## exp/harbor
// c6502
module c6502
(
    input               clock,
    input               ce,
    input               reset_n,
    output      [15:0]  address,
    input       [ 7:0]  in,
    output reg  [ 7:0]  out,
    output reg          we
);
For scale: ~1800 cells after synthesis, ~130 flip-flops, about 36 I/O pins.
Settings: LEC_CHECK=0, CAP_MARGIN=0, CELL_PAD_IN_SITES_GLOBAL_PLACEMENT=0, CORE_MARGIN=2, CORE_UTILIZATION=72, CTS_CLUSTER_DIAMETER=356, CTS_CLUSTER_SIZE=47, GPL_TIMING_DRIVEN=1, MAX_ROUTING_LAYER=met4, PLACE_DENSITY_LB_ADDON=0.0, SETUP_SLACK_MARGIN=0.08, SLEW_MARGIN=25, TNS_END_PERCENT=75; clock period 4.03 ns.
run.sh (not shown) runs the stock make flow with config.mk's settings and CLKGATE_MAP_FILE=.
Although exp/harbor finished all stages, its layout failed final checks on setup timing.
> inputs changed (exp/harbor -> exp/willow)
==> flow/config.mk <==
export PLATFORM = sky130hd
export DESIGN_NAME = c6502
export DESIGN_NICKNAME = c6502
export VERILOG_FILES = /design/flow/design.v
export SDC_FILE = /design/flow/constraint.sdc
export NUM_CORES = 4
export LEC_CHECK = 0
export CAP_MARGIN = 20
export CORE_MARGIN = 2
export CORE_UTILIZATION = 72
export PLACE_DENSITY_LB_ADDON = 0.0
export SLEW_MARGIN = 20
==> flow/constraint.sdc <==
create_clock -name core_clock -period 6.99 [get_ports {clock}]
set_input_delay 1.3980 -clock core_clock [delete_from_list [all_inputs] [get_ports {clock}]]
set_output_delay 1.3980 -clock core_clock [all_outputs]
set_load 0.01 [all_outputs]
Findings:
Of exp/harbor and exp/willow, just one finished clean: exp/willow.
Length of routed met2 wiring: exp/willow and exp/harbor compared, lower one is exp/willow
exp/harbor → exp/willow: power -about 50%; combinational share of cell area saw an increase; worst-skew pair later-pin latency was more or less identical.
> inputs changed (exp/willow -> exp/yarrow)
-- flow/config.mk --
<<< exp/willow, line 7
export LEC_CHECK = 0
export CAP_MARGIN = 20
>>> exp/yarrow, line 7
export LEC_CHECK = 0
export ABC_AREA = 1
export CAP_MARGIN = 20
<<< exp/willow, line 10
export CORE_UTILIZATION = 72
export PLACE_DENSITY_LB_ADDON = 0.0
export SLEW_MARGIN = 20
>>> exp/yarrow, line 11
export CORE_UTILIZATION = 72
export CTS_CLUSTER_DIAMETER = 355
export CTS_CLUSTER_SIZE = 99
export PLACE_DENSITY_LB_ADDON = 0.01
export SLEW_MARGIN = 20
==> flow/constraint.sdc <==
create_clock -name core_clock -period 4.18 [get_ports {clock}]
set_input_delay 0.8360 -clock core_clock [delete_from_list [all_inputs] [get_ports {clock}]]
set_output_delay 0.8360 -clock core_clock [all_outputs]
set_load 0.01 [all_outputs]
Notes after the runs:
For exp/willow, the main logic family after synthesis was AND-OR/OR-AND gates, unlike exp/yarrow, where it was simple AND/OR/NAND/NOR gates. Sort exp/yarrow and exp/willow by average routed wire per standard cell asc -> top: exp/yarrow. exp/yarrow against exp/willow: total of clock buffers placed in the layout increased 1, combinational power share increased 6.3 points.
Edits applied to the flow inputs when going from exp/yarrow to exp/quartz:
-- flow/config.mk --
<<< exp/yarrow, line 10
export CORE_MARGIN = 2
export CORE_UTILIZATION = 72
export CTS_CLUSTER_DIAMETER = 355
export CTS_CLUSTER_SIZE = 99
export PLACE_DENSITY_LB_ADDON = 0.01
export SLEW_MARGIN = 20
>>> exp/quartz, line 10
export CORE_MARGIN = 2
export CORE_UTILIZATION = 67
export SLEW_MARGIN = 20
==> flow/constraint.sdc <==
create_clock -name core_clock -period 6.77 [get_ports {clock}]
set_input_delay 1.3540 -clock core_clock [delete_from_list [all_inputs] [get_ports {clock}]]
set_output_delay 1.3540 -clock core_clock [all_outputs]
set_load 0.01 [all_outputs]
## What came out
exp/quartz completed every stage of the flow, and the final layout passed the timing, design-rule and antenna checks. Floorplan check, exp/quartz vs exp/yarrow: die outline larger in exp/quartz. exp/quartz vs. exp/yarrow: slack of the worst reg-to-reg path now sits higher; effective utilization at floorplan now sits lower; switching power total now sits lower; share of the clock period used by the worst path now sits lower. Against exp/yarrow, exp/quartz comes in 4.5% lower on design area. Sort exp/quartz and exp/yarrow by tap cell count desc -> top: exp/quartz. Area growth from synthesis to layout on exp/quartz is down relative to exp/yarrow. The part of the total power dissipated in sequential elements number comes out higher for exp/quartz vs exp/yarrow. exp/yarrow consumes more power than exp/quartz. exp/quartz reports a lower peak fanout along the critical path than exp/yarrow does.
Input-level comparison between exp/sierra and exp/quartz:
-- flow/config.mk --
<<< exp/quartz, line 10
export CORE_MARGIN = 2
export CORE_UTILIZATION = 67
export SLEW_MARGIN = 20
>>> exp/sierra, line 10
export CORE_MARGIN = 2
export CORE_UTILIZATION = 71
export PLACE_DENSITY_LB_ADDON = 0.02
export SLEW_MARGIN = 20
export TNS_END_PERCENT = 5
==> flow/constraint.sdc <==
create_clock -name core_clock -period 4.02 [get_ports {clock}]
set_input_delay 0.8040 -clock core_clock [delete_from_list [all_inputs] [get_ports {clock}]]
set_output_delay 0.8040 -clock core_clock [all_outputs]
set_load 0.01 [all_outputs]
==> comparison <==
Summary of exp/sierra over exp/quartz: count of cells resized by post-cts repair has remained practically unchanged; combinational power share has increased. exp/quartz -> exp/sierra: wire length of the first global-routing pass increased by a few percent. Against exp/quartz, power in the clock group in exp/sierra rose by more than half. exp/sierra — worst setup slack 1560 ps lower, exp/quartz as reference. Taking exp/quartz as the reference point, the final core utilization of exp/sierra rises by 9.9 points. Compared exp/sierra vs exp/quartz, and routed wire length is up in exp/sierra.
Input changes introduced in exp/delta (baseline for comparison: exp/sierra):
-- flow/config.mk --
<<< exp/sierra, line 9
export CAP_MARGIN = 20
export CORE_MARGIN = 2
export CORE_UTILIZATION = 71
export PLACE_DENSITY_LB_ADDON = 0.02
export SLEW_MARGIN = 20
export TNS_END_PERCENT = 5
>>> exp/delta, line 9
export CAP_MARGIN = 20
export CELL_PAD_IN_SITES_GLOBAL_PLACEMENT = 0
export CORE_MARGIN = 2
export CORE_UTILIZATION = 71
export CTS_CLUSTER_SIZE = 47
export GPL_TIMING_DRIVEN = 1
export MAX_ROUTING_LAYER = met4
export PLACE_DENSITY_LB_ADDON = 0.02
export SETUP_SLACK_MARGIN = 1.18
export SLEW_MARGIN = 25
export TNS_END_PERCENT = 75
[summary]
The flow ended early for exp/delta: it failed with a tool error in global routing. Diff exp/sierra -> exp/delta: placeable core region flat; complex-gate fraction of the synthesized area flat. Comparing exp/delta with exp/sierra, the total placed cells including tap cells came out essentially unchanged. As of exp/delta, routability-driven placement congestion ratio had risen by a few percent compared to exp/sierra. The lower post-detailed-placement cell area of exp/sierra and exp/delta is in exp/sierra. On post-cts sizing count: between exp/sierra and exp/delta, it ends up lower for exp/sierra.
Power is estimated from default activity; no workload was simulated.
